build 79:
## alu_top
module alu_top(clk, a, b, s, result, zero);
input clk;
input [15:0] a, b;
input [3:0] s;
output reg [15:0] result;
output reg zero;
reg [15:0] a_q, b_q;
reg [3:0] s_q;
wire [15:0] alu_result;
wire alu_zero;
always @(posedge clk) begin
    a_q <= a;
    b_q <= b;
    s_q <= s;
    result <= alu_result;
    zero <= alu_zero;
end
alu u_alu(.a(a_q), .b(b_q), .s(s_q), .result(alu_result), .zero_detection(alu_zero));
endmodule
Size in the first run: about 1,500 cells after synthesis, ~53 flip-flops, roughly 54 I/O pins.
clock: 8.0 ns
lec_check: 0
abc_area: 1
cap_margin: 20
cell_pad_in_sites_detail_placement: 2
cell_pad_in_sites_global_placement: 3
core_aspect_ratio: 0.54
core_margin: 5
core_utilization: 27
cts_cluster_size: 52
gpl_timing_driven: 1
hold_slack_margin: -0.0
max_routing_layer: met4
min_routing_layer: met2
place_density_lb_addon: 0.06
slew_margin: 20
tns_end_percent: 40
run.sh (not shown) runs the stock make flow with config.mk's settings and CLKGATE_MAP_FILE=.
Input changes introduced in build 89 (baseline for comparison: build 79):
Settings: swapping 20 for 35 in CAP_MARGIN; swapping 5 for 2 in CORE_MARGIN; clearing PLACE_DENSITY_LB_ADDON, which used to be 0.06; swapping 1 for 0 in GPL_TIMING_DRIVEN; swapping 20 for 10 in SLEW_MARGIN; swapping 27 for 40 in CORE_UTILIZATION; clearing CELL_PAD_IN_SITES_DETAIL_PLACEMENT, which used to be 2; putting SETUP_SLACK_MARGIN at 2.32 where nothing was set; clearing HOLD_SLACK_MARGIN, which used to be -0.0; putting CTS_CLUSTER_DIAMETER at 269 where nothing was set; putting PLACE_DENSITY at 0.5 where nothing was set; clearing MIN_ROUTING_LAYER, which used to be met2; swapping 0.54 for 1.31 in CORE_ASPECT_RATIO; swapping 52 for 84 in CTS_CLUSTER_SIZE; clearing MAX_ROUTING_LAYER, which used to be met4; clearing TNS_END_PERCENT, which used to be 40.
### Flow results
- Summary of build 79 and build 89: one run falls short of a clean finish, namely build 89.
- For number of placement rows, dividing the value from build 79 by the value from build 89 gives 0.78.
- Looking at build 89 and build 79, the synthesized cell count is a wash.
- Diff build 79..build 89 | total standard cell area after synthesis | unchanged
- Reported for build 89 and build 79, number of flip-flops and latches in the synthesized netlist turned out identical to the last digit.
- Build 89: share of the core filled by cells before placement 13 points above build 79
- Part of the Yosys area used for sequential elements essentially unchanged between build 89 and build 79.
- Build 89 vs build 79: floorplan die width down in build 89
- When the final numbers for build 89 and build 79 were put side by side, the vertical die dimension turned out to be greater in build 89.
- Against build 79, die size in build 89 fell by more than a quarter.
### build 89 -> build 37
Settings: a change of CTS_CLUSTER_SIZE from 84 to 98; a deleted SETUP_SLACK_MARGIN that had been 2.32; a deleted CORE_ASPECT_RATIO that had been 1.31; an added TNS_END_PERCENT of 5; a change of CAP_MARGIN from 35 to 20; a change of CTS_CLUSTER_DIAMETER from 269 to 391; a change of SLEW_MARGIN from 10 to 20; a deleted GPL_TIMING_DRIVEN that had been 0; a change of PLACE_DENSITY from 0.5 to 0.43.
==> comparison <==
Run status, build 89: aborted in global placement, error GPL-0301. Build 37: done, clean on timing, DRC and antenna. The initial cell density of the core of build 37 is lower than that of build 89. Build 37 ends up with a area of the core that is about 0.5% higher than in build 89. Async set-reset flop share out of synthesis: build 37 vs build 89 — no meaningful difference. What build 37 reported for row count has to be multiplied by 1.14 to get the figure for build 89. Between build 37 and build 89, the difference in die size is negligible. Diff build 89..build 37 | summed standard-cell area reported by yosys | unchanged. Die span in y: build 37 and build 89 compared, lower one is build 37.
The following lists how build 63 was set up differently from build 37:
Settings: TNS_END_PERCENT no longer set, was 5; CORE_UTILIZATION now 64, was 40; CTS_CLUSTER_SIZE no longer set, was 98; PLACE_DENSITY no longer set, was 0.43; ABC_AREA no longer set, was 1; CELL_PAD_IN_SITES_GLOBAL_PLACEMENT no longer set, was 3; CTS_CLUSTER_DIAMETER no longer set, was 391; the clock period (ns, I/O delays scaled along) now 5.52, was 8.0.
## What came out
- The flow for build 63 finished, though final verification flagged setup timing.
- Cell area after placement ends up lower on build 63.
- When build 63 is set beside build 37, its total routing resource utilization after global routing turns out to be 19 points larger.
- Density: build 63 denser than build 37
- Comparing worst-case hold slack for build 63 and build 37, the smaller number came from build 37.
- Re worst setup margin: build 63 is 2.51 ns down on build 37.
- Going from build 37 to build 63, clock period minus worst slack grows by 0.026 ns.
- Number of nets in the layout down 290 in build 63 wrt build 37
- Sequential share of cell area: build 63 vs build 37 — no meaningful difference
> inputs changed (build 63 -> build 71)
Settings: a change of CORE_UTILIZATION from 64 to 70; an added SETUP_SLACK_MARGIN of -0.4; an added MAX_ROUTING_LAYER of met4; an added CTS_CLUSTER_DIAMETER of 31; a change of the clock period (ns, I/O delays scaled along) from 5.52 to 5.19.
Notes after the runs:
Flow for build 71 halted at global routing, error code GRT-0232.
Compared with build 63, build 71 shows a lower die area.
Build 63 → build 71: clock sink total did not really move, floorplan row count shows a reduction of 2, simple-gate area share of the yosys netlist ~0 delta, fraction of the mapped netlist area in adder cells barely changed, setup slack at placement saw a decrease.
Build 71 ends up with lower post-placement cell count than build 63 does.
Looking at final estimated routing congestion in global placement, build 71 sits 6.5% above build 63.
diff inputs: build 71 => build 6
Settings: changing CORE_UTILIZATION from 70 to 72; changing SETUP_SLACK_MARGIN from -0.4 to 0.82; setting CTS_CLUSTER_SIZE to 50 for the first time; changing CTS_CLUSTER_DIAMETER from 31 to 30; changing CAP_MARGIN from 20 to 35; changing the clock period (ns, I/O delays scaled along) from 5.19 to 6.42.
==> results <==
Build 6 went all the way through the flow, and no timing, DRC or antenna check failed. Post-placement worst setup slack is higher on build 6. Looking at buffers inserted during post-CTS setup optimization across build 6 and build 71, the one that comes out higher is build 71. Comparing build 6 and build 71, the lower die span in y is on build 6. Number of placed instances, taps included | build 6 below build 71. The fraction of the core area occupied by cells at floorplan in build 6 was higher than what build 71 gave. Measured against each other, build 6 and build 71 differ in area enclosed by the die boundary, the lower figure coming from build 6. Compared with build 71, build 6 shows a higher final estimated routing congestion in global placement.
